Design uart_top, start of the top module:
module uart_top (
	input 		clk,    
	input 		rst_n,
	input 		uart_rx,
	output		uart_tx
);
Settings: LEC_CHECK=0, ABC_AREA=1, CAP_MARGIN=20, CORE_MARGIN=2, CORE_UTILIZATION=72, CTS_CLUSTER_DIAMETER=171, CTS_CLUSTER_SIZE=86, PLACE_DENSITY=0.42, SETUP_SLACK_MARGIN=2.45, SLEW_MARGIN=20; clock period 10.3 ns.
run.sh (not shown) runs the stock make flow with config.mk's settings and CLKGATE_MAP_FILE=.
Edit:
==> flow/config.mk (replaced) <==
export PLATFORM = sky130hd
export DESIGN_NAME = uart_top
export DESIGN_NICKNAME = uart_top
export VERILOG_FILES = /design/flow/design.v
export SDC_FILE = /design/flow/constraint.sdc
export NUM_CORES = 4
export LEC_CHECK = 0
export CAP_MARGIN = 20
export CORE_MARGIN = 2
export CORE_UTILIZATION = 72
export SLEW_MARGIN = 20
Outcome: Via count drops by 18%. Worst setup slack is better by 430 ps. Design area falls by 8.1%. Worst hold slack is worse by 20 ps. Wire length went down by 18%. Core utilization is higher by 1.6 points. Die area decreases by 7.7%.
Edit:
--- a/flow/config.mk
+++ b/flow/config.mk
@@ -7,5 +7,9 @@
 export LEC_CHECK = 0
-export CAP_MARGIN = 20
+export ABC_AREA = 1
+export CAP_MARGIN = 0
 export CORE_MARGIN = 2
 export CORE_UTILIZATION = 72
+export CTS_CLUSTER_DIAMETER = 171
+export CTS_CLUSTER_SIZE = 16
+export PLACE_DENSITY = 0.4
 export SLEW_MARGIN = 20
What happened:
- The changed run completed with no timing, DRC or antenna violations
- cell area rises by 8.8%
- power rises by 10%
- routed wire length climbs by 22%
- combinational power rises by 46%
- clock-buffer cell count decreases by 1
- clock skew goes down by 4.0 ps
Edit:
==> flow/config.mk (replaced) <==
export PLATFORM = sky130hd
export DESIGN_NAME = uart_top
export DESIGN_NICKNAME = uart_top
export VERILOG_FILES = /design/flow/design.v
export SDC_FILE = /design/flow/constraint.sdc
export NUM_CORES = 4
export LEC_CHECK = 0
export CAP_MARGIN = 20
export CORE_MARGIN = 2
export CORE_UTILIZATION = 33
export SLEW_MARGIN = 20
==> flow/constraint.sdc (replaced) <==
create_clock -name core_clock -period 24.5 [get_ports {clk}]
set_input_delay 4.9000 -clock core_clock [delete_from_list [all_inputs] [get_ports {clk}]]
set_output_delay 4.9000 -clock core_clock [all_outputs]
set_load 0.01 [all_outputs]
The changed run produced a clean layout.
Synthesized cell count went down by a quarter to a third.
Combinational power falls by well over a third.
Critical path depth is lower by 1.
Edit:
--- a/flow/config.mk
+++ b/flow/config.mk
@@ -9,3 +9,5 @@
 export CORE_MARGIN = 2
-export CORE_UTILIZATION = 33
+export CORE_UTILIZATION = 72
+export CTS_CLUSTER_DIAMETER = 398
+export CTS_CLUSTER_SIZE = 99
 export SLEW_MARGIN = 20
==> flow/constraint.sdc (replaced) <==
create_clock -name core_clock -period 11.4 [get_ports {clk}]
set_input_delay 2.2800 -clock core_clock [delete_from_list [all_inputs] [get_ports {clk}]]
set_output_delay 2.2800 -clock core_clock [all_outputs]
set_load 0.01 [all_outputs]
Die size drops by well over a third.
Worst setup slack degrades by 11000 ps.
Sequential cell count does not change.
Sequential share of layout area went up by 1.8 points.


Starting RTL as in the previous note.
export LEC_CHECK = 0
export CAP_MARGIN = 20
export CELL_PAD_IN_SITES_DETAIL_PLACEMENT = 0
export CORE_ASPECT_RATIO = 1.34
export CORE_MARGIN = 2
export CORE_UTILIZATION = 72
export CTS_CLUSTER_DIAMETER = 198
export CTS_CLUSTER_SIZE = 20
export PLACE_DENSITY_LB_ADDON = 0.15
export SETUP_SLACK_MARGIN = 0.93
export SLEW_MARGIN = 10
export TNS_END_PERCENT = 80
create_clock -name core_clock -period 3.12 [get_ports {clk}]
Next try:
- CTS_CLUSTER_DIAMETER: 198 -> 320
- CTS_CLUSTER_SIZE: 20 -> 15
- PLACE_DENSITY_LB_ADDON: 0.15 -> 0.16
- SETUP_SLACK_MARGIN: 0.93 -> 0.78
- SLEW_MARGIN: 10 -> 40
Effect:
- sequential cell count stays the same
- design area stays flat
- die size does not change
- worst setup slack loses 0.11 ns
- wire length went down slightly
- core utilization went down by 0.20 points
- clock-buffer cell count went down by 2
- global-route usage went up by 0.14 points
- power went up by a few percent
Next try:
- CORE_ASPECT_RATIO: 1.34 -> 1.12
- CTS_CLUSTER_DIAMETER: 320 -> 392
- CTS_CLUSTER_SIZE: 15 -> 14
- PLACE_DENSITY_LB_ADDON: 0.16 -> 0.21
- SETUP_SLACK_MARGIN: 0.78 -> 0.93
Result: Count of clock-buffer cells in the layout fell by 1. Critical path depth rose by 3. Clock skew rose by 0.0061 ns. Combinational power rose by a few percent. Design area rose slightly. Global-route usage fell by 0.31 points. Maximum frequency rose by a few percent. Synthesized area is unchanged. Hold slack gets better by 0.0033 ns. Cell count fell slightly. Synthesized cell count is unchanged.


old:
uart_top again, from the RTL that the note above started with.
make LEC_CHECK=0 CAP_MARGIN=20 CORE_ASPECT_RATIO=0.59 CORE_MARGIN=2 CORE_UTILIZATION=47 CTS_CLUSTER_SIZE=71 GPL_TIMING_DRIVEN=1 PLACE_DENSITY=0.37 SETUP_SLACK_MARGIN=0.11 SLEW_MARGIN=20 TNS_END_PERCENT=100 finish   # period 4.04 ns
old reached the end of the flow, and the finished layout is clean on the timing, design-rule and antenna checks.
[inputs] new vs old
==> flow/config.mk <==
export PLATFORM = sky130hd
export DESIGN_NAME = uart_top
export DESIGN_NICKNAME = uart_top
export VERILOG_FILES = /design/flow/design.v
export SDC_FILE = /design/flow/constraint.sdc
export NUM_CORES = 4
export LEC_CHECK = 0
export CAP_MARGIN = 20
export CORE_MARGIN = 2
export CORE_UTILIZATION = 43
export CTS_CLUSTER_DIAMETER = 168
export CTS_CLUSTER_SIZE = 98
export PLACE_DENSITY = 0.49
export SLEW_MARGIN = 20
export TNS_END_PERCENT = 100
==> flow/constraint.sdc <==
create_clock -name core_clock -period 20.0 [get_ports {clk}]
set_input_delay 4.0000 -clock core_clock [delete_from_list [all_inputs] [get_ports {clk}]]
set_output_delay 4.0000 -clock core_clock [all_outputs]
set_load 0.01 [all_outputs]
[summary]
- Higher routed wire length goes to old over new.
- In terms of post-route cell area, old and new differ only marginally.
- new against old: power moved down; worst stage delay on the critical path moved down.


## exp/garnet
Starting RTL as in the previous note.
// uart_top
module uart_top (
	input 		clk,    
	input 		rst_n,
	input 		uart_rx,
	output		uart_tx
);
Settings: LEC_CHECK=0, CAP_MARGIN=20, CORE_MARGIN=2, CORE_UTILIZATION=65, SETUP_SLACK_MARGIN=4.89, SLEW_MARGIN=20; clock period 20.0 ns.
The following lists how exp/harbor was set up differently from exp/garnet:
diff --git a/flow/config.mk b/flow/config.mk
--- a/flow/config.mk
+++ b/flow/config.mk
@@ -7,6 +7,10 @@
 export LEC_CHECK = 0
 export CAP_MARGIN = 20
+export CELL_PAD_IN_SITES_GLOBAL_PLACEMENT = 3
 export CORE_MARGIN = 2
-export CORE_UTILIZATION = 65
-export SETUP_SLACK_MARGIN = 4.89
+export CORE_UTILIZATION = 37
+export CTS_CLUSTER_DIAMETER = 223
+export CTS_CLUSTER_SIZE = 63
+export PLACE_DENSITY = 0.39
 export SLEW_MARGIN = 20
+export TNS_END_PERCENT = 100
==> results <==
Measured against each other, exp/harbor and exp/garnet differ in part of the power in combinational logic, the lower figure coming from exp/harbor.
Signed area change from the synthesized netlist to the final layout was lower in the run labelled exp/garnet.
Hold violation total from the final report came out exactly the same in exp/harbor and exp/garnet.
From exp/garnet to exp/harbor the numbers moved as follows: clock skew -7.5 ps, number of tap cells added at floorplan +79, wire length grew by about 16%, minimum clock period went up, floorplan die height has increased.
Total power of exp/harbor exceeds that of exp/garnet by more than 10%.
Of the two candidates, exp/garnet has the better setup slack and exp/harbor the worse one.
diff inputs: exp/harbor => exp/fjord
==> flow/config.mk <==
export PLATFORM = sky130hd
export DESIGN_NAME = uart_top
export DESIGN_NICKNAME = uart_top
export VERILOG_FILES = /design/flow/design.v
export SDC_FILE = /design/flow/constraint.sdc
export NUM_CORES = 4
export LEC_CHECK = 0
export ABC_AREA = 1
export CAP_MARGIN = 20
export CELL_PAD_IN_SITES_DETAIL_PLACEMENT = 1
export CELL_PAD_IN_SITES_GLOBAL_PLACEMENT = 3
export CORE_ASPECT_RATIO = 0.55
export CORE_MARGIN = 5
export CORE_UTILIZATION = 40
export CTS_CLUSTER_SIZE = 26
export GPL_ROUTABILITY_DRIVEN = 0
export HOLD_SLACK_MARGIN = 0.04
export SLEW_MARGIN = 35
export TNS_END_PERCENT = 20
Findings:
NOTE cell area after synthesis exp/harbor->exp/fjord increased by a little under 10%. Comparing exp/harbor against exp/fjord, there is no change at all in number of antenna violations at the first check in global routing. Power on exp/fjord is up relative to exp/harbor. Post-synthesis cell count went up by more than a quarter going from exp/harbor to exp/fjord. Comparing post-synthesis share of cell area spent on and, or, nand and nor gates for exp/fjord and exp/harbor, the bigger number came from exp/fjord. Run comparison: exp/harbor last element of the critical path uart_rx_m0.recv_data_r[1]; exp/fjord last element of the critical path uart_rx_m0.recv_data_r[2]. exp/fjord against exp/harbor: multiplexer area fraction after synthesis went down, chip area went up. exp/fjord does worse than exp/harbor on overall routed net length. Cmp exp/fjord and exp/harbor / non-clock buffer count / lower: exp/fjord.
Modified inputs, exp/indigo compared to exp/fjord
==> flow/config.mk <==
export PLATFORM = sky130hd
export DESIGN_NAME = uart_top
export DESIGN_NICKNAME = uart_top
export VERILOG_FILES = /design/flow/design.v
export SDC_FILE = /design/flow/constraint.sdc
export NUM_CORES = 4
export LEC_CHECK = 0
export CAP_MARGIN = 20
export CORE_MARGIN = 2
export CORE_UTILIZATION = 43
export CTS_CLUSTER_DIAMETER = 323
export CTS_CLUSTER_SIZE = 98
export PLACE_DENSITY = 0.44
export SLEW_MARGIN = 20
export TNS_END_PERCENT = 20
Results
Maximum frequency: exp/indigo better than exp/fjord. Of exp/fjord and exp/indigo, the run reporting the higher worst reg2reg path depth was exp/fjord. [compare] base=exp/fjord new=exp/indigo: remaining max-slew budget at the tightest pin fell by 5.5 points, part of the total power dissipated in combinational logic fell by 6.4 points, tally of clock buffers in the finished layout grew by 4, clock network power share went up. Taking exp/indigo over exp/fjord, the clock power ratio works out to 0.914. The non-clock inverter count in the final layout reported for exp/indigo is smaller than that of exp/fjord by 78%.


Setup of try-juniper:
Starting RTL as in the previous note.
export LEC_CHECK = 0
export CAP_MARGIN = 0
export CORE_MARGIN = 2
export CORE_UTILIZATION = 72
export CTS_CLUSTER_DIAMETER = 400
export CTS_CLUSTER_SIZE = 10
export PLACE_DENSITY_LB_ADDON = 0.12
export SETUP_SLACK_MARGIN = 0.92
export SLEW_MARGIN = 20
create_clock -name core_clock -period 3.12 [get_ports {clk}]
### try-juniper -> try-delta
Settings: CORE_ASPECT_RATIO newly set to 0.69; SLEW_MARGIN changed from 20 to 40.
Findings:
Part of the total power dissipated in combinational logic is lower on try-juniper
Compared with try-juniper, the detailed router inserted more vias in try-delta.
Looking at worst setup path endpoint, the uart_rx_m0.clk_cnt[2] result is from try-delta; the uart_tx_m0.send_cnt[2] one comes from try-juniper.
Looking at timing-limited maximum frequency, try-delta sits 2.1% higher than try-juniper does.
## Diff of input files: try-sierra against try-delta
Settings: CAP_MARGIN now 20, was 0; CTS_CLUSTER_SIZE no longer set, was 10; SLEW_MARGIN now 20, was 40; CORE_ASPECT_RATIO no longer set, was 0.69; PLACE_DENSITY_LB_ADDON no longer set, was 0.12; CTS_CLUSTER_DIAMETER now 104, was 400; SETUP_SLACK_MARGIN now 0.77, was 0.92.
Notes after the runs:
As far as number of synthesized register bits goes, try-sierra and try-delta are indistinguishable; the numbers are identical.
Total power, try-delta and try-sierra, higher one = try-delta.
Chip footprint essentially unchanged between try-sierra and try-delta.
Relative to try-delta, the final cell area reported for try-sierra is lower.
Between try-delta and try-sierra, the pin count of the biggest net entering global routing figures differ only marginally.


== job 5709 ==
The RTL this note starts from:
==> flow/design.v <==
module uart_rx#(
	parameter CLK_FRE 	= 50,
	parameter UART_RATE = 115200
	) (
	input 				clk,    
	input 				rst_n,
	output 	 			recv_en,	
	output reg 	[ 7:0] 	recv_data,	
	input 				rx_pin 
);
parameter  RATE_CNT = (CLK_FRE * 1000_000 / UART_RATE) - 1;
reg [10:0] clk_cnt;
localparam WAIT = 2'd0, START = 2'd1, RECV = 2'd2, STOP = 2'd3;
reg [1:0] state;
assign recv_en = clk_cnt == RATE_CNT * 3 / 2;
reg [ 7:0] recv_data_r;
reg [ 2:0] recv_cnt;
always@(posedge clk)
	if(!rst_n)begin
		state 		<= WAIT;
		clk_cnt 	<= 0;
		recv_data 	<= 0;
	end
	else
	case(state)
		WAIT:
			if(!rx_pin)begin 
				recv_cnt <= 'd0;
				state <= START;
			end
		START:begin 
			if(clk_cnt == RATE_CNT / 2)begin 
				clk_cnt <= 0;
				state <= RECV;
			end
			else
				clk_cnt <= clk_cnt + 1;
		end
		RECV:begin 
			if(clk_cnt == RATE_CNT)begin 
				clk_cnt <= 0;
				recv_data_r[recv_cnt] <= rx_pin;
				recv_cnt <= recv_cnt + 1;
				state <= (recv_cnt == 7 )?STOP : RECV ;
			end
			else
				clk_cnt <= clk_cnt + 1;
		end
		STOP:begin 
			recv_data <= recv_data_r;
			if(clk_cnt == RATE_CNT * 3 / 2)begin 
				clk_cnt <= 0;
				state <= WAIT;
			end
			else 
				clk_cnt <= clk_cnt + 1;
		end
	endcase
endmodule
module uart_tx#(
	parameter CLK_FRE 	= 50,
	parameter UART_RATE = 115200
	) (
	input 				clk,    
	input 				rst_n,
	input 				send_en ,	
	output 	 			send_busy ,	
	input 		[ 7:0] 	send_data ,	
	output reg 			tx_pin
);
parameter  RATE_CNT = (CLK_FRE * 1000_000 / UART_RATE) - 1;
reg [10:0] clk_cnt;
localparam WAIT = 2'd0, START = 2'd1, SEND = 2'd2, STOP = 2'd3;
reg [1:0] state;
assign send_busy = state != WAIT;
reg [ 7:0] send_data_r;
reg [ 2:0] send_cnt;
always@(posedge clk)
	if(!rst_n)begin
		state 	<= WAIT;
		clk_cnt <= 0;
		tx_pin 	<= 1;
	end
	else
	case(state)
		WAIT:
			if(send_en)begin 
				send_data_r <= send_data;
				send_cnt <= 'd0;
				state <= START;
			end
		START:begin 
			tx_pin <= 0;
			if(clk_cnt == RATE_CNT)begin 
				clk_cnt <= 0;
				state <= SEND;
			end
			else
				clk_cnt <= clk_cnt + 1;
		end
		SEND:begin 
			tx_pin <= send_data_r[send_cnt];
			if(clk_cnt == RATE_CNT)begin 
				clk_cnt <= 0;
				send_cnt <= send_cnt + 1;
				state <= (send_cnt == 7 )?STOP : SEND ;
			end
			else
				clk_cnt <= clk_cnt + 1;
		end
		STOP:begin 
			tx_pin <= 1;
			if(clk_cnt == RATE_CNT)begin 
				clk_cnt <= 0;
				state <= WAIT;
			end
			else
				clk_cnt <= clk_cnt + 1;
		end
	endcase
endmodule
module uart_top (
	input 		clk,    
	input 		rst_n,
	input 		uart_rx,
	output		uart_tx
);
parameter CLK_FRE 		= 50;
parameter UART_RATE 	= 115200;
localparam SEND = 2'd0, WAIT = 2'd1;
reg [1:0] state;
reg  [31:0] wait_cnt;
reg  [ 7:0] send_cnt;
reg  [ 7:0] send_data;
reg  	    send_en;
wire [ 7:0] recv_data;
wire 		recv_en;
wire 		send_busy;
parameter 	ENG_NUM  = 9; 
parameter 	CHE_NUM  = 2; 
parameter 	DATA_NUM = CHE_NUM * 3 + ENG_NUM;  
wire [ DATA_NUM * 8 - 1:0] char_data = {8'hE4,8'hBD,8'hA0,8'hE5,8'hA5,8'hBD,"  World","\r\n"};
wire [ 7:0] char_byte = (send_cnt < DATA_NUM) ? char_data[ (DATA_NUM - 1 - send_cnt) * 8 +: 8] : 8'h00;
always@(posedge clk)
	if(!rst_n)begin
		state 		<= SEND;
		wait_cnt 	<= 0;
		send_cnt 	<= 0;
		send_en 	<= 'b0;
	end
	else
	case(state)
		SEND:begin  
			if(send_cnt == DATA_NUM + 1)begin 
				send_en 	<= 'b0;
				send_cnt 	<=  0;
				state 		<= WAIT;
			end
			else if(!send_busy)begin
				send_en 	<= 'b1;
				send_data 	<= char_byte;
				send_cnt 	<= send_cnt + 1;
			end
		end
		WAIT: 
			if(wait_cnt == CLK_FRE * 1000_000)begin 
				wait_cnt <= 0;
				state <= SEND;
			end
			else begin
				send_en <= recv_en;
				send_data <= recv_data;
				wait_cnt <= wait_cnt + 1;
			end
	endcase
uart_tx #(
	.CLK_FRE 	(CLK_FRE 	),
	.UART_RATE 	(UART_RATE 	)
	)uart_tx_m0(
	.clk 		(clk 		),
	.rst_n 		(rst_n 		),
	.send_en 	(send_en 	),
	.send_busy 	(send_busy 	),
	.send_data 	(send_data 	),
	.tx_pin 	(uart_tx 	)
	);
uart_rx #(
	.CLK_FRE 	(CLK_FRE 	),
	.UART_RATE 	(UART_RATE 	)
	)uart_rx_m0(
	.clk 		(clk 		),
	.rst_n 		(rst_n 		),
	.recv_en 	(recv_en 	),
	.recv_data 	(recv_data 	),
	.rx_pin 	(uart_rx 	)
	);
endmodule
Settings: LEC_CHECK=0, ABC_AREA=1, CAP_MARGIN=0, CORE_ASPECT_RATIO=1.47, CORE_MARGIN=2, CORE_UTILIZATION=72, CTS_CLUSTER_DIAMETER=171, CTS_CLUSTER_SIZE=16, HOLD_SLACK_MARGIN=0.29, PLACE_DENSITY=0.4, SLEW_MARGIN=20; clock period 10.3 ns.
### job 5709 -> job 1577
- CORE_ASPECT_RATIO removed (was 1.47)
- CORE_UTILIZATION changed from 72 to 40
- CTS_CLUSTER_SIZE removed (was 16)
- CTS_CLUSTER_DIAMETER removed (was 171)
- CAP_MARGIN changed from 0 to 20
- PLACE_DENSITY removed (was 0.4)
- ABC_AREA removed (was 1)
- HOLD_SLACK_MARGIN removed (was 0.29)
- the clock period (ns, I/O delays scaled along) changed from 10.3 to 5.61
## What came out
Per the comparison of job 1577 with job 5709, data required time of the worst path down 4690 ps, power up 71%, final non-filler cell total down about 14%.
Cmp job 1577 vs job 5709: number of global-route vias before repair lower in job 1577
Inputs modified between job 1577 and job 5666:
- CORE_ASPECT_RATIO newly set to 0.71
- ABC_AREA newly set to 1
- TNS_END_PERCENT newly set to 5
- CTS_CLUSTER_DIAMETER newly set to 272
- the clock period (ns, I/O delays scaled along) changed from 5.61 to 20.0
### Flow results
Comparing synthesized cell count for job 5666 and job 1577, the bigger number came from job 5666. Between job 5666 and job 1577, the wire length on met2 is higher for job 1577. Across both runs, count of distinct cell types in the synthesized netlist was lower for job 5666 than for job 1577. When job 5666 is set beside job 1577, its final cell area excluding filler cells turns out to be 540 µm² larger. Comparing job 5666 and job 1577, the lower detailed-route vias per instance was measured on job 5666. Looking at critical path endpoint, the uart_rx_m0.recv_data_r[5] result is from job 1577; the uart_tx_m0.send_data_r[0] one comes from job 5666. The run showing the smaller setup slack is job 1577. Summary of job 5666 over job 1577: chip area in the Yosys report up 8.8%; buffer-and-inverter tally for the worst setup path now sits higher; total net switching power has decreased. Cmp job 5666 vs job 1577: share of total power consumed by net switching higher in job 5666. Each of the runs, namely job 5666 and job 1577, reached the end of the flow and came out clean.
What job 4985 does differently from job 5666 at the input level:
- clearing TNS_END_PERCENT, which used to be 5
- clearing CTS_CLUSTER_DIAMETER, which used to be 272
- swapping 20 for 35 in SLEW_MARGIN
- clearing ABC_AREA, which used to be 1
- swapping 0.71 for 0.55 in CORE_ASPECT_RATIO
[summary]
- Taking job 5666 as the reference, in job 4985 total wire length after detailed routing -about 7%; power share of the sequential group +3.6 points; area of the placeable core -about 9%; register-to-register path setup slack -80 ps; area growth from synthesis to final layout -0.49 points.
- Job 4985: post-layout worst setup margin 280 ps above job 5666
- In the reports for job 5666 and job 4985, the smaller wire length of the first global-routing pass belongs to job 4985.
- The slowest stage cell on the critical path comes out nor3_1 in one run and nor2_1 in the other, namely in job 5666 and job 4985 respectively.
- From job 5666 to job 4985 the numbers moved as follows: netlist area before placement fell by about 8%, worst setup slack before clock tree synthesis rose by 310 ps, final clock period utilization by the worst path fell by 1.4 points.
## Diff of input files: job 5746 against job 4985
- ABC_AREA newly set to 1
- HOLD_SLACK_MARGIN newly set to 0.04
- GPL_ROUTABILITY_DRIVEN newly set to 0
- CELL_PAD_IN_SITES_GLOBAL_PLACEMENT newly set to 3
- CORE_MARGIN changed from 2 to 5
- CTS_CLUSTER_SIZE newly set to 26
Findings:
- Summary of job 5746 over job 4985: net switching power of the design went up by 0.044 mW, register share of total power shrank by 4.5 points, maximum frequency moved down, non-clock buffer count -1, die area went up.
Power and IR drop assume default switching activity.
